Design HW3_FPMUL_754SP, start of the top module:
module HW3_FPMUL_754SP(Clk, Rst, St, FPmplier, FPmcand, Done, Ovf, Unf, FPproduct);
Size: about 3000 cells after synthesis, about 100 I/O pins, about 23000 um2 of cells after synthesis.
==> flow/config.mk <==
export PLATFORM = sky130hd
export DESIGN_NAME = HW3_FPMUL_754SP
export DESIGN_NICKNAME = HW3_FPMUL_754SP
export VERILOG_FILES = /design/flow/design.v
export SDC_FILE = /design/flow/constraint.sdc
export NUM_CORES = 4
export LEC_CHECK = 0
export ABC_AREA = 1
export CAP_MARGIN = 20
export CORE_ASPECT_RATIO = 0.94
export CORE_MARGIN = 2
export CORE_UTILIZATION = 72
export CTS_CLUSTER_DIAMETER = 373
export CTS_CLUSTER_SIZE = 98
export PLACE_DENSITY = 0.4
export SLEW_MARGIN = 20
==> flow/constraint.sdc <==
create_clock -name core_clock -period 9.23 [get_ports {Clk}]
set_input_delay 1.8460 -clock core_clock [delete_from_list [all_inputs] [get_ports {Clk}]]
set_output_delay 1.8460 -clock core_clock [all_outputs]
set_load 0.01 [all_outputs]
run.sh (not shown) runs the stock make flow with config.mk's settings and CLKGATE_MAP_FILE=.
Then changed:
ABC_AREA = unset   (was 1)
CORE_ASPECT_RATIO = unset   (was 0.94)
CORE_UTILIZATION = 40   (was 72)
CTS_CLUSTER_DIAMETER = unset   (was 373)
CTS_CLUSTER_SIZE = unset   (was 98)
PLACE_DENSITY = unset   (was 0.4)
clock period = 8.51 ns   (was 9.23 ns; I/O delays follow)
Effect:
- The changed run passed the timing, DRC and antenna checks
- clock-buffer cell count climbs by 1
- setup slack loses 0.21 ns
- global-route usage drops by 17 points
- wire length climbs by a few percent
- final cell count drops by a few percent
- non-clock buffer count climbs by 260
- worst hold slack loses 0.0038 ns
- design area climbs by a little under a tenth
- sequential share of layout area drops by 0.60 points

== v35 ==
Starting RTL as in the previous note.
clock: 4.75 ns
lec_check: 0
abc_area: 0
cap_margin: 20
core_margin: 2
core_utilization: 64
cts_cluster_diameter: 96
gpl_routability_driven: 0
gpl_timing_driven: 0
place_density_lb_addon: 0.23
slew_margin: 20
tns_end_percent: 30
Final checks on v35, whose flow otherwise completed, came back failing, citing setup timing.
#### Input delta (v9 over v35)
==> flow/config.mk <==
export PLATFORM = sky130hd
export DESIGN_NAME = HW3_FPMUL_754SP
export DESIGN_NICKNAME = HW3_FPMUL_754SP
export VERILOG_FILES = /design/flow/design.v
export SDC_FILE = /design/flow/constraint.sdc
export NUM_CORES = 4
export LEC_CHECK = 0
export ABC_AREA = 1
export CAP_MARGIN = 20
export CORE_MARGIN = 2
export CORE_UTILIZATION = 59
export SLEW_MARGIN = 20
==> flow/constraint.sdc <==
create_clock -name core_clock -period 9.23 [get_ports {Clk}]
set_input_delay 1.8460 -clock core_clock [delete_from_list [all_inputs] [get_ports {Clk}]]
set_output_delay 1.8460 -clock core_clock [all_outputs]
set_load 0.01 [all_outputs]
- v9 was carried through to the last stage, and its layout satisfied the timing, DRC and antenna checks.
- What the final checks of v35 revealed, after a flow that finished every stage, was a layout that fails on setup timing.
- v35 → v9: fraction of met1 tracks used by global routing has decreased, number of library cell types mapped by synthesis down about 47%, area overhead of the layout relative to synthesis moved down.
Here is what was changed in the inputs of v5 compared with v9.
-- flow/config.mk --
<<< v9, line 7
export LEC_CHECK = 0
export ABC_AREA = 1
export CAP_MARGIN = 20
export CORE_MARGIN = 2
export CORE_UTILIZATION = 59
export SLEW_MARGIN = 20
>>> v5, line 7
export LEC_CHECK = 0
export CAP_MARGIN = 20
export CORE_MARGIN = 2
export CORE_UTILIZATION = 65
export CTS_CLUSTER_SIZE = 37
export SLEW_MARGIN = 20
==> flow/constraint.sdc <==
create_clock -name core_clock -period 7.7 [get_ports {Clk}]
set_input_delay 1.5400 -clock core_clock [delete_from_list [all_inputs] [get_ports {Clk}]]
set_output_delay 1.5400 -clock core_clock [all_outputs]
set_load 0.01 [all_outputs]
--- outcome ---
- v5 finished all stages; however, its layout fails the closing checks, the failures being setup timing.
- Per the comparison of v5 with v9, sequential-to-total area share from yosys stat climbed 0.67 points, critical path depth shrank by 2, final setup slack of the worst path now smaller.
- Delta(synthesized net count, v5 - v9) < 0
- As far as clock-buffer cell count goes, v5 and v9 are indistinguishable; the numbers are identical.
- v9 → v5: average size of a mapped cell climbed 1.6 µm²; arrival time at the worst endpoint saw a decrease; hold slack fell by 0.0037 ns; layout net count fell by 304.
- Per the comparison of v5 with v9, Yosys chip area decreased about 7%; final instance area increased about 16%.
Input changes introduced in v47 (baseline for comparison: v5):
-- flow/config.mk --
<<< v5, line 7
export LEC_CHECK = 0
export CAP_MARGIN = 20
export CORE_MARGIN = 2
export CORE_UTILIZATION = 65
export CTS_CLUSTER_SIZE = 37
export SLEW_MARGIN = 20
>>> v47, line 7
export LEC_CHECK = 0
export ABC_AREA = 1
export CAP_MARGIN = 20
export CORE_MARGIN = 2
export CORE_UTILIZATION = 40
export CTS_CLUSTER_DIAMETER = 170
export SLEW_MARGIN = 20
==> flow/constraint.sdc <==
create_clock -name core_clock -period 8.6 [get_ports {Clk}]
set_input_delay 1.7200 -clock core_clock [delete_from_list [all_inputs] [get_ports {Clk}]]
set_output_delay 1.7200 -clock core_clock [all_outputs]
set_load 0.01 [all_outputs]
Results
- Run comparison: v47 highest metal layer with signal wires met4; v5 highest metal layer with signal wires met5
- Having completed the whole flow, v47 delivered a layout that passed the timing, DRC and antenna checks.
- Summary of v47 over v5: cell count of the worst hold path flat; total routing usage reported by global routing now smaller; period utilization went down 18 points.
- In the metrics for v5 and v47, the one carrying the lower via count of the first global-routing pass is v47.
- From v5 to v47 the numbers moved as follows: final worst slack rose by 1.40 ns; wire length fell by 31000 µm; weighted congestion reported at the end of routability-driven placement fell by 4.2%.
- Compared with v5, v47 shows a simple-gate share of the synthesized area that is 3.2 points higher.
Input changes introduced in v39 (baseline for comparison: v47):
-- flow/config.mk --
<<< v47, line 11
export CORE_UTILIZATION = 40
export CTS_CLUSTER_DIAMETER = 170
export SLEW_MARGIN = 20
>>> v39, line 11
export CORE_UTILIZATION = 40
export CTS_CLUSTER_DIAMETER = 96
export SLEW_MARGIN = 20
export TNS_END_PERCENT = 30
==> comparison <==
On cell area after layout, v47 and v39 are basically level.
Diff v39..v47 | share of final layout cell area taken by clock buffers and inverters | unchanged
Wire length on met3 came out exactly the same in v47 and v39.
Peak fanout along the critical path across v47 and v39: no real change.
v47 and v39 ended up with roughly the same adder-cell area share of the yosys netlist.
Status: total wire length after detailed routing parity (v39, v47)
Re global router's overall resource usage: no difference whatsoever between v47 and v39.
